==> flow/design.v <==
typedef struct packed { logic req; logic [2:0] req_id; logic req_type; logic [63:0] req_data1; logic [63:0] req_data2;} req_pkt_type;
typedef struct packed { logic rsp; logic [2:0] rsp_id; logic [63:0] rsp_data;} rsp_pkt_type;
module execution_unit (
input logic clk,
input logic rst_b,
input logic req,
input logic [2:0] req_id,
input logic req_type,
input logic [63:0] req_data1,
input logic [63:0] req_data2,
output logic fifo_full,
output logic rsp,
output logic [2:0] rsp_id,
output logic [63:0] rsp_data );
req_pkt_type input_req;
rsp_pkt_type output_rsp;
assign input_req = {req, req_id, req_type, req_data1, req_data2};
assign rsp = output_rsp.rsp;
assign rsp_id = output_rsp.rsp_id;
assign rsp_data = output_rsp.rsp_data;
logic write_in, read;
req_pkt_type output_req;
logic mul_req, mul_rsp, mul_grant, mul_free;
logic [2:0] mul_req_id, mul_rsp_id;
logic [63:0] mul_rsp_data;
logic add_req, add_rsp, add_grant, add_free;
logic [2:0] add_req_id, add_rsp_id;
logic [63:0] add_rsp_data;
logic [1:0] rr_req;
logic [1:0] rr_grant;
assign write_in = input_req.req;
inp_fifo i_inp_fifo(.clk(clk), .rst_b(rst_b), .write_in(write_in), .read(read), .input_req(input_req), .output_req(output_req), .fifo_full(fifo_full));
assign read = output_req.req && (mul_req || add_req);
assign mul_req = output_req.req && (output_req.req_type == 1'b1) && mul_free;
mul i_mul (
.clk(clk), .rst_b(rst_b), 
.mul_req(mul_req),
.mul_req_id(output_req.req_id),
.mul_data1(output_req.req_data1),
.mul_data2(output_req.req_data2),
.grant(mul_grant),
.mul_rsp(mul_rsp),
.mul_rsp_id(mul_rsp_id),
.mul_rsp_data(mul_rsp_data),
.mul_free(mul_free)
);
assign add_req = output_req.req && (output_req.req_type == 1'b0) && add_free;
add i_add (
.clk(clk), .rst_b(rst_b), 
.add_req(add_req),
.add_req_id(output_req.req_id),
.add_data1(output_req.req_data1),
.add_data2(output_req.req_data2),
.grant(add_grant),
.add_rsp(add_rsp),
.add_rsp_id(add_rsp_id),
.add_rsp_data(add_rsp_data),
.add_free(add_free)
);
assign rr_req = {mul_rsp, add_rsp};
assign mul_grant = rr_grant[1];
assign add_grant = rr_grant[0];
assign rr_grant = {rr_req[1], rr_req[0] & ~rr_req[1]};
assign output_rsp.rsp = |rr_grant;
assign output_rsp.rsp_id = rr_grant[1] ? mul_rsp_id : rr_grant[0] ? add_rsp_id : '0;
assign output_rsp.rsp_data = rr_grant[1] ? mul_rsp_data : rr_grant[0] ? add_rsp_data : '0;
endmodule
module inp_fifo #(parameter DEPTH = 4, PTR_WIDTH = $clog2(DEPTH))
(
   input  logic   clk,
   input  logic   rst_b,
   input logic    write_in, 
   input logic    read, 
   input req_pkt_type input_req,  
   output req_pkt_type output_req,  
   output logic fifo_full   
);
logic fifo_empty;
logic [DEPTH-1:0][132:0] fifo_mem;  
logic [PTR_WIDTH-1 : 0] rd_ptr;
logic [PTR_WIDTH-1 : 0] wr_ptr;
logic [PTR_WIDTH : 0] count;
always_ff @(posedge clk or negedge rst_b)
begin
   if(~rst_b) begin
      wr_ptr     <= '0;       
      rd_ptr     <= '0;      
      count <= '0;
      fifo_mem <= '0;
   end else begin
   if(read) begin
         rd_ptr <= rd_ptr + 1'b1;                          
   end  
   if(write_in) begin
         fifo_mem[wr_ptr] <= input_req;              
         wr_ptr <= wr_ptr + 1'b1;           
   end
   if(read && !write_in) begin
	  count <= count - 1;
   end   
   else if(write_in && !read) begin
	  count <= count + 1;
   end   
   end
end   
assign output_req = !fifo_empty ? fifo_mem[rd_ptr] : '0;
assign fifo_empty = (count == 0) ? 1'b1 : 1'b0;                            
assign fifo_full = (count == DEPTH) ? 1'b1 : 1'b0;
endmodule
module add (
    input logic clk,
	input logic rst_b,
    input logic add_req,
	input logic [2:0] add_req_id,
	input logic [63:0] add_data1,
	input logic [63:0] add_data2,
	input logic grant,
	output logic add_rsp,
	output logic [2:0] add_rsp_id,
	output logic [63:0] add_rsp_data,
	output logic add_free
);
logic add_req_q;
logic [2:0] add_req_id_q;
logic [63:0] add_data1_q, add_data2_q;
logic add_rsp_prev;
logic [2:0] add_rsp_id_prev;
logic [64:0] add_rsp_data_prev;
always_ff @(posedge clk or negedge rst_b) begin
    if(!rst_b) begin
	    add_free <= 1'b1;
		add_rsp <= '0;
		add_rsp_id <= '0;
		add_rsp_data <= '0;
		add_rsp_prev <= '0;
		add_req_q <= '0;
	end else 
	begin
	    if(add_req) add_free <= 1'b0;
	    add_req_q <= add_req;
		add_req_id_q <= add_req_id;
		add_data1_q <= add_data1;
		add_data2_q <= add_data2;
		add_rsp_prev <= add_req_q;
		add_rsp_id_prev <= add_req_id_q;
		add_rsp_data_prev <= (add_data1_q + add_data2_q);
		if(grant) begin
		    add_free <= 1'b1;
			add_rsp <= 0;
			add_rsp_id <= '0;
			add_rsp_data <= '0;
		end else begin
			if(add_rsp_prev) begin
				add_rsp <= 1'b1;
				add_rsp_id <= add_rsp_id_prev;
				add_rsp_data <= add_rsp_data_prev[63:0];
			end
		end	
    end
end
endmodule
module mul (
    input logic clk,
	input logic rst_b,
    input logic mul_req,
	input logic [2:0] mul_req_id,
	input logic [63:0] mul_data1,
	input logic [63:0] mul_data2,
	input logic grant,
	output logic mul_rsp,
	output logic [2:0] mul_rsp_id,
	output logic [63:0] mul_rsp_data,
	output logic mul_free
);
logic mul_req_q;
logic [2:0] mul_req_id_q;
logic [63:0] mul_data1_q, mul_data2_q;
logic mul_req_q2;
logic [2:0] mul_req_id_q2;
logic [63:0] mul_data1_q2, mul_data2_q2;
logic mul_rsp_prev;
logic [2:0] mul_rsp_id_prev;
logic [128:0] mul_rsp_data_prev;
always_ff @(posedge clk or negedge rst_b) begin
    if(!rst_b) begin
	    mul_free <= 1'b1;
		mul_req_q <= '0;
		mul_req_q2 <= '0;
		mul_rsp <= '0;
		mul_rsp_id <= '0;
		mul_rsp_data <= '0;
		mul_rsp_prev <= '0;
	end else begin
	    if(mul_req) mul_free <= 1'b0;
	    mul_req_q <= mul_req;
		mul_req_id_q <= mul_req_id;
		mul_data1_q <= mul_data1;
		mul_data2_q <= mul_data2;
		mul_req_q2 <= mul_req_q;
		mul_req_id_q2 <= mul_req_id_q;
		mul_data1_q2 <= mul_data1_q;
		mul_data2_q2 <= mul_data2_q;
		mul_rsp_prev <= mul_req_q2;
		mul_rsp_id_prev <= mul_req_id_q2;
		mul_rsp_data_prev <= (mul_data1_q2 * mul_data2_q2);
		if(grant) begin
		    mul_free <= 1'b1;
			mul_rsp <= 0;
			mul_rsp_id <= '0;
			mul_rsp_data <= '0;
		end else begin
			if(mul_rsp_prev) begin
				mul_rsp <= 1'b1;
				mul_rsp_id <= mul_rsp_id_prev;
				mul_rsp_data <= mul_rsp_data_prev[63:0];
			end
		end	
    end
end
endmodule
make LEC_CHECK=0 ABC_AREA=1 CAP_MARGIN=5 CELL_PAD_IN_SITES_DETAIL_PLACEMENT=2 CELL_PAD_IN_SITES_GLOBAL_PLACEMENT=3 CORE_MARGIN=2 CORE_UTILIZATION=61 CTS_CLUSTER_SIZE=37 GPL_ROUTABILITY_DRIVEN=0 MAX_ROUTING_LAYER=met4 MIN_ROUTING_LAYER=met2 SLEW_MARGIN=20 TNS_END_PERCENT=55 finish   # period 7.27 ns
run.sh (not shown) runs the stock make flow with config.mk's settings and CLKGATE_MAP_FILE=.
The first run stopped in global placement without I/O (3_1_place_gp_skip_io) with GPL-0301.
Rerun with:
==> flow/config.mk (replaced) <==
export PLATFORM = sky130hd
export DESIGN_NAME = execution_unit
export DESIGN_NICKNAME = execution_unit
export VERILOG_FILES = /design/flow/design.v
export SDC_FILE = /design/flow/constraint.sdc
export NUM_CORES = 4
export LEC_CHECK = 0
export ABC_AREA = 0
export CAP_MARGIN = 20
export CORE_ASPECT_RATIO = 0.71
export CORE_MARGIN = 2
export CORE_UTILIZATION = 72
export CTS_CLUSTER_SIZE = 37
export GPL_ROUTABILITY_DRIVEN = 1
export MAX_ROUTING_LAYER = met4
export SETUP_SLACK_MARGIN = 0.61
export SLEW_MARGIN = 20
export TNS_END_PERCENT = 85
=>
- The new run completed and failed the layout checks on setup timing
- synthesized cell count decreases by 23%
- area after synthesis falls by 3.8%
- die size went down by 18%
Rerun with:
--- a/flow/config.mk
+++ b/flow/config.mk
@@ -7,6 +7,5 @@
 export LEC_CHECK = 0
 export ABC_AREA = 0
-export CAP_MARGIN = 20
-export CORE_ASPECT_RATIO = 0.71
+export CAP_MARGIN = 10
 export CORE_MARGIN = 2
 export CORE_UTILIZATION = 72
@@ -14,5 +13,6 @@
 export GPL_ROUTABILITY_DRIVEN = 1
 export MAX_ROUTING_LAYER = met4
-export SETUP_SLACK_MARGIN = 0.61
+export PLACE_DENSITY = 0.95
+export SETUP_SLACK_MARGIN = 0.49
 export SLEW_MARGIN = 20
-export TNS_END_PERCENT = 85
+export TNS_END_PERCENT = 55
==> flow/constraint.sdc (replaced) <==
create_clock -name core_clock -period 5.54 [get_ports {clk}]
set_input_delay 1.1080 -clock core_clock [delete_from_list [all_inputs] [get_ports {clk}]]
set_output_delay 1.1080 -clock core_clock [all_outputs]
set_load 0.01 [all_outputs]
Outcome: This time the run aborted during global routing (5_1_grt) (GRT-0116). Die size stays flat. Synthesized cell count does not change. Area after synthesis stays the same.
Rerun with:
==> flow/config.mk (replaced) <==
export PLATFORM = sky130hd
export DESIGN_NAME = execution_unit
export DESIGN_NICKNAME = execution_unit
export VERILOG_FILES = /design/flow/design.v
export SDC_FILE = /design/flow/constraint.sdc
export NUM_CORES = 4
export LEC_CHECK = 0
export ABC_AREA = 1
export CAP_MARGIN = 20
export CORE_MARGIN = 2
export CORE_UTILIZATION = 72
export CTS_CLUSTER_DIAMETER = 202
export PLACE_DENSITY_LB_ADDON = 0.14
export SETUP_SLACK_MARGIN = 0.88
export SLEW_MARGIN = 20
==> flow/constraint.sdc (replaced) <==
create_clock -name core_clock -period 3.07 [get_ports {clk}]
set_input_delay 0.6140 -clock core_clock [delete_from_list [all_inputs] [get_ports {clk}]]
set_output_delay 0.6140 -clock core_clock [all_outputs]
set_load 0.01 [all_outputs]
What happened: The new run ran to the end with violations: setup timing. Synthesized area increases by a few percent. Die area goes up by a few percent. Synthesized cell count is higher by a quarter to a third.

RTL: the design.v shown in full above, as it stands there.
Settings: LEC_CHECK=0, CAP_MARGIN=20, CORE_MARGIN=2, CORE_UTILIZATION=31, SLEW_MARGIN=20; clock period 9.79 ns.
The starting point went through all stages and came out clean.
Edit:
Settings changed: CORE_UTILIZATION 31 to 40.
Clock period 9.79 ns to 10.0 ns, I/O delays scaled along.
Outcome: The new run produced a clean layout. Flip-flop count stays the same. Non-clock buffer count shrinks by 44. Fmax shrinks by a few percent.
Edit:
Settings changed: CORE_UTILIZATION 40 to 57.
Clock period 10.0 ns to 5.44 ns, I/O delays scaled along.
With this change the flow produced a layout that fails on setup timing.
Register-to-register slack got worse by 3.7 ns.
Via count is higher by 2.8%.
First-iteration DRC count increases by 3.0%.
Count of clock-buffer cells in the layout decreases by 15.
Global-route usage rose by 11 points.
Die size goes down by about 30%.
Edit:
Settings changed: CORE_UTILIZATION 57 to 40.
Clock period 5.44 ns to 9.79 ns, I/O delays scaled along.
What happened: This time the run finished clean. Routed wire length drops by 2.0%. Final area drops by 4.8%. Worst setup slack gets better by 3.7 ns. First-iteration DRC count drops by 3.8%. Non-clock buffer count drops by 565. Final cell count climbs by 3.8%. Clock skew hardly moves. Area after synthesis stays the same. Worst hold slack gets better by 0.030 ns.
